==> run a: inputs <==
Design mips_pipeline, start of the top module:
    module mips_pipeline(clk, rst, imem_addr, imem_rdata, dmem_addr, dmem_wdata, dmem_we, dmem_rdata);
clock: 11.5 ns
lec_check: 0
abc_area: 0
cap_margin: 20
cell_pad_in_sites_global_placement: 0
core_margin: 2
core_utilization: 72
cts_cluster_diameter: 314
gpl_routability_driven: 1
gpl_timing_driven: 1
max_routing_layer: met4
place_density_lb_addon: 0.04
setup_slack_margin: 3.29
slew_margin: 20
run.sh (not shown) runs the stock make flow with config.mk's settings and CLKGATE_MAP_FILE=.
==> run b: changes against run a <==
==> flow/config.mk (replaced) <==
export PLATFORM = sky130hd
export DESIGN_NAME = mips_pipeline
export DESIGN_NICKNAME = mips_pipeline
export VERILOG_FILES = /design/flow/design.v
export SDC_FILE = /design/flow/constraint.sdc
export NUM_CORES = 4
export LEC_CHECK = 0
export ABC_AREA = 1
export CAP_MARGIN = 20
export CELL_PAD_IN_SITES_GLOBAL_PLACEMENT = 3
export CORE_ASPECT_RATIO = 1.41
export CORE_MARGIN = 7
export CORE_UTILIZATION = 55
export HOLD_SLACK_MARGIN = 0.06
export MIN_ROUTING_LAYER = met1
export PLACE_DENSITY = 0.6
export SLEW_MARGIN = 5
==> flow/constraint.sdc (replaced) <==
create_clock -name core_clock -period 17.5 [get_ports {clk}]
set_input_delay 3.5000 -clock core_clock [delete_from_list [all_inputs] [get_ports {clk}]]
set_output_delay 3.5000 -clock core_clock [all_outputs]
set_load 0.01 [all_outputs]
==> comparison table <==
Area of the core: run b 135000 um^2; run a 98400 um^2
Number of standard cells after synthesis: run b 8261; run a 5253
Most numerous cell in the Yosys netlist: run b nand2_1; run a edfxtp_1
Simple-gate share of the synthesized area: run b 15.5%; run a 8.02%
Outcome: run b aborted with a tool error; run a finished with violations
Last stage reached: run b global placement without I/O; run a -
Layout check failures: run b -; run a setup timing
Site Rows: run b 160; run a 115
Mean instance size in the synthesized netlist: run b 9.02 um^2; run a 13.6 um^2
Number of cells in Yosys stat: run b 8261; run a 5253
Initial core utilization: run b 55.4%; run a 72.7%
Distinct cell type count after synthesis: run b 66; run a 81
Area fraction in mux cells: run b 0.484%; run a 18.8%
Die width: run b 324 um; run a 319 um
XOR/XNOR Fraction of Synth Area: run b 0.988%; run a 1.48%
Share of the synthesized area in the top cell type: run b 42.6%; run a 44.3%
Area fraction in full adders, half adders and majority gates: run b 2.00%; run a 2.37%
Mapped Area: run b 74500 um^2; run a 71500 um^2

---

==> trial 65: inputs <==
mips_pipeline again, from the RTL that the note above started with.
clock: 8.18 ns
lec_check: 0
cap_margin: 20
cell_pad_in_sites_global_placement: 0
core_margin: 2
core_utilization: 72
cts_cluster_diameter: 32
cts_cluster_size: 33
gpl_routability_driven: 1
gpl_timing_driven: 1
hold_slack_margin: 0.21
max_routing_layer: met4
place_density: 0.4
setup_slack_margin: 2.09
slew_margin: 20
==> build 13 (differences from trial 65) <==
- CELL_PAD_IN_SITES_GLOBAL_PLACEMENT: 0 -> default
- CORE_ASPECT_RATIO: default -> 1.55
- CTS_CLUSTER_DIAMETER: 32 -> default
- CTS_CLUSTER_SIZE: 33 -> 25
- GPL_ROUTABILITY_DRIVEN: 1 -> default
- GPL_TIMING_DRIVEN: 1 -> default
- HOLD_SLACK_MARGIN: 0.21 -> default
- MAX_ROUTING_LAYER: met4 -> default
- PLACE_DENSITY: 0.4 -> 0.37
- SETUP_SLACK_MARGIN: 2.09 -> 2.53
==> flow/constraint.sdc (replaced) <==
create_clock -name core_clock -period 8.51 [get_ports {clk}]
set_input_delay 1.7020 -clock core_clock [delete_from_list [all_inputs] [get_ports {clk}]]
set_output_delay 1.7020 -clock core_clock [all_outputs]
set_load 0.01 [all_outputs]
==> run_results.csv <==
group,metric,value,unit
cells_and_area,post-route-cell-area,84800,µm²
power_and_ir_drop,pwr-share-seq,34.7,%
cells_and_area,clk_share,10.9,%
cells_and_area,fill_cells,4048,
status,so_faults,"setup timing",
placement,place_area,75200,µm²
power_and_ir_drop,p_int,20.1,mW
global_routing,grt_pass1_wl,375000,µm
critical_path,slowest_delay,430,ps
critical_path,worst_ep_required_time,8960,ps
final_timing,setup_viol,17,
status,status,"finished with violations",
final_timing,setup_ws,-5070,ps
power_and_ir_drop,netSwitchingPower,10.0,mW
floorplanning,tapCellCount,1287,
the above is filed under trial 65

==> run_results.csv <==
group,metric,value,unit
final_timing,setup_viol,15,
placement,place_area,75200,µm²
cells_and_area,clk_share,6.02,%
job,cap_violations,0,
floorplanning,tapCellCount,1305,
status,so_faults,"setup timing",
cells_and_area,post-route-cell-area,80400,µm²
status,status,"finished with violations",
power_and_ir_drop,pwr-share-seq,41.6,%
global_routing,grt_pass1_wl,337000,µm
power_and_ir_drop,p_int,16.0,mW
power_and_ir_drop,netSwitchingPower,8.14,mW
critical_path,worst_ep_required_time,9230,ps
final_timing,setup_ws,-4750,ps
the above is filed under build 13


---

==> inputs of run X <==
mips_pipeline again, from the RTL that the note above started with.
==> flow/design.v (excerpt) <==
    module mips_pipeline(clk, rst, imem_addr, imem_rdata, dmem_addr, dmem_wdata, dmem_we, dmem_rdata);
make LEC_CHECK=0 ABC_AREA=1 CAP_MARGIN=20 CELL_PAD_IN_SITES_GLOBAL_PLACEMENT=0 CORE_MARGIN=2 CORE_UTILIZATION=72 CTS_CLUSTER_DIAMETER=314 GPL_ROUTABILITY_DRIVEN=1 GPL_TIMING_DRIVEN=1 MAX_ROUTING_LAYER=met4 PLACE_DENSITY=0.41 SLEW_MARGIN=20 finish   # period 11.5 ns
==> run K (differences from run X) <==
- ABC_AREA: 1 -> 0
- CAP_MARGIN: 20 -> 10
- CELL_PAD_IN_SITES_GLOBAL_PLACEMENT: 0 -> 1
- CORE_ASPECT_RATIO: not set -> 1.71
- CORE_UTILIZATION: 72 -> 33
- CTS_CLUSTER_DIAMETER: 314 -> not set
- GPL_ROUTABILITY_DRIVEN: 1 -> not set
- GPL_TIMING_DRIVEN: 1 -> 0
- MAX_ROUTING_LAYER: met4 -> not set
- PLACE_DENSITY: 0.41 -> not set
- SETUP_SLACK_MARGIN: not set -> 1.41
- TNS_END_PERCENT: not set -> 45
==> flow/constraint.sdc (replaced) <==
create_clock -name core_clock -period 10.4 [get_ports {clk}]
set_input_delay 2.0800 -clock core_clock [delete_from_list [all_inputs] [get_ports {clk}]]
set_output_delay 2.0800 -clock core_clock [all_outputs]
set_load 0.01 [all_outputs]
==> run Y (differences from run X) <==
- ABC_AREA: 1 -> not set
- CELL_PAD_IN_SITES_GLOBAL_PLACEMENT: 0 -> not set
- CORE_UTILIZATION: 72 -> 70
- CTS_CLUSTER_DIAMETER: 314 -> not set
- CTS_CLUSTER_SIZE: not set -> 25
- GPL_ROUTABILITY_DRIVEN: 1 -> not set
- GPL_TIMING_DRIVEN: 1 -> not set
- MAX_ROUTING_LAYER: met4 -> not set
- PLACE_DENSITY: 0.41 -> not set
==> flow/constraint.sdc (replaced) <==
create_clock -name core_clock -period 11.7 [get_ports {clk}]
set_input_delay 2.3400 -clock core_clock [delete_from_list [all_inputs] [get_ports {clk}]]
set_output_delay 2.3400 -clock core_clock [all_outputs]
set_load 0.01 [all_outputs]
==> run_results.csv <==
group,metric,value,unit
run_status,status,"finished with violations",
run_status,violations,"setup timing",
worst_setup_path,crit_cells,39,
yosys,synth-xor-area-share,0.01482,
detailed_routing,vias,48580,
detailed_routing,route.antenna.diode_count,4,
final_timing,worst_slack,-1.396,ns
placement,placed_cells,6553,
global_routing,grt_pass1_wl,314200,microns
final_timing,setup_viol_count_final,7,
worst_setup_path,reg2reg_from,"REG_ID_EX.ext_immed_out[4]",
worst_setup_path,cpMaxStageDelayCell,"fa_2",
worst_setup_path,cp_data_arrival_time,13.81,ns
clock_tree,clk_path_buf_depth,3,
Source of the figures above: run Y

==> run_results.csv <==
group,metric,value,unit
worst_setup_path,cp_data_arrival_time,15.28,ns
detailed_routing,route.antenna.diode_count,6,
worst_setup_path,cpMaxStageDelayCell,"a2111oi_4",
run_status,status,"finished with violations",
run_status,violations,"setup timing",
final_timing,setup_viol_count_final,12,
placement,placed_cells,8284,
detailed_routing,vias,48390,
yosys,synth-xor-area-share,0.01482,
final_timing,worst_slack,-4.121,ns
worst_setup_path,reg2reg_from,"REG_ID_EX.ext_immed_out[4]",
Source of the figures above: run K

==> run_results.csv <==
group,metric,value,unit
run_status,violations,"setup timing",
yosys,synth-xor-area-share,0.009878,
worst_setup_path,cp_data_arrival_time,13.58,ns
run_status,status,"finished with violations",
worst_setup_path,cpMaxStageDelayCell,"fa_2",
final_timing,setup_viol_count_final,7,
final_timing,worst_slack,-1.435,ns
detailed_routing,vias,68680,
Source of the figures above: run X


---

==> inputs of job 334 <==
mips_pipeline again, from the RTL that the note above started with.
==> flow/design.v (excerpt) <==
    module mips_pipeline(clk, rst, imem_addr, imem_rdata, dmem_addr, dmem_wdata, dmem_we, dmem_rdata);
    input clk, rst;
    output [31:0] imem_addr;
    input  [31:0] imem_rdata;
    output [31:0] dmem_addr, dmem_wdata;
    output dmem_we;
    input  [31:0] dmem_rdata;
    wire [31:0] pc, pc_incr, ID_pc_incr, pc_next, dmem_rdata_w, jump_addr, branch_addr, wd;
    wire [31:0] instr, ID_instr, IF_instr;
    wire [31:0] alu_b, b_tgt, EX_b_tgt;
    wire RegWrite, Branch, PCSrc, RegDst, MemtoReg, MemRead, MemWrite, ALUSrc, Zero, Jump, bne, ID_RegWrite;
    wire [1:0] ALUOp;
    wire [2:0] Operation;
    reg32 PC( .clk(clk), .rst(rst), .d_in(pc_next), .d_out(pc) );
    wire stay;
    wire[31:0] pc_add;
    assign imem_addr = pc;
    assign IF_instr = imem_rdata;
    Hazard hazard( .clk(clk), .rst(rst), .stay(stay), .instr(IF_instr), .instr_out(instr) );
    add32 PCADD( .a(pc), .b(32'd4), .result(pc_incr) );  
    mux2 #(32) STMUX( .sel(stay), .a(pc), .b(pc_incr), .out(pc_add) );
    mux2 #(32) PCMUX( .sel(PCSrc), .a(b_tgt), .b(pc_add), .out(branch_addr) );
  ...
clock: 11.5 ns
lec_check: 0
abc_area: 0
cap_margin: 20
cell_pad_in_sites_global_placement: 0
core_margin: 2
core_utilization: 72
cts_cluster_diameter: 314
gpl_routability_driven: 1
gpl_timing_driven: 1
max_routing_layer: met4
place_density: 0.41
setup_slack_margin: 3.41
slew_margin: 20
==> job 726: changes against job 334 <==
==> flow/config.mk (replaced) <==
export PLATFORM = sky130hd
export DESIGN_NAME = mips_pipeline
export DESIGN_NICKNAME = mips_pipeline
export VERILOG_FILES = /design/flow/design.v
export SDC_FILE = /design/flow/constraint.sdc
export NUM_CORES = 4
export LEC_CHECK = 0
export CAP_MARGIN = 20
export CELL_PAD_IN_SITES_GLOBAL_PLACEMENT = 2
export CORE_MARGIN = 2
export CORE_UTILIZATION = 65
export CTS_CLUSTER_DIAMETER = 263
export GPL_ROUTABILITY_DRIVEN = 1
export GPL_TIMING_DRIVEN = 1
export MAX_ROUTING_LAYER = met4
export SLEW_MARGIN = 20
==> flow/constraint.sdc (replaced) <==
create_clock -name core_clock -period 13.8 [get_ports {clk}]
set_input_delay 2.7600 -clock core_clock [delete_from_list [all_inputs] [get_ports {clk}]]
set_output_delay 2.7600 -clock core_clock [all_outputs]
set_load 0.01 [all_outputs]
==> job 8943: changes against job 334 <==
==> flow/config.mk (replaced) <==
export PLATFORM = sky130hd
export DESIGN_NAME = mips_pipeline
export DESIGN_NICKNAME = mips_pipeline
export VERILOG_FILES = /design/flow/design.v
export SDC_FILE = /design/flow/constraint.sdc
export NUM_CORES = 4
export LEC_CHECK = 0
export ABC_AREA = 1
export CAP_MARGIN = 20
export CORE_MARGIN = 2
export CORE_UTILIZATION = 68
export CTS_CLUSTER_SIZE = 96
export PLACE_DENSITY = 0.37
export SLEW_MARGIN = 20
==> flow/constraint.sdc (replaced) <==
create_clock -name core_clock -period 20.6 [get_ports {clk}]
set_input_delay 4.1200 -clock core_clock [delete_from_list [all_inputs] [get_ports {clk}]]
set_output_delay 4.1200 -clock core_clock [all_outputs]
set_load 0.01 [all_outputs]
==> flow_summary.json <==
{
  "so.violations": "setup timing",
  "fin_util_pct": 81.4,
  "finalWorstSetupSlack_ns": -1.55,
  "area_leaders": "edfxtp_1 44%, dfxtp_1 14%, mux4_2 13%",
  "status": "failed layout checks",
  "syn_to_final_growth_pct": 12.1,
  "p_leak_nw": 26.9,
  "setup_viol": 7
}
[end of results for job 334]
==> flow_summary.json <==
{
  "p_leak_nw": 31.6,
  "syn_to_final_growth_pct": 10.4,
  "area_leaders": "edfxtp_1 43%, dfxtp_1 14%, o21ai_0 7.2%",
  "status": "timing/DRC/antenna clean",
  "setup_viol": 0,
  "fin_util_pct": 75.7
}
[end of results for job 8943]
==> flow_summary.json <==
{
  "p_leak_nw": 26.9,
  "cts_root_buffer": "clkbuf_16",
  "vdd_drop_max_mv": 0.129,
  "ys_seq_elements": 1565,
  "finalWorstSetupSlack_ns": 0.264,
  "syn_to_final_growth_pct": 12.1,
  "status": "timing/DRC/antenna clean",
  "top_area_cell": "edfxtp_1",
  "area_leaders": "edfxtp_1 44%, dfxtp_1 14%, mux4_2 13%",
  "clock_power_w": 0.00430
}
[end of results for job 726]
Power is estimated from default activity; no workload was simulated.
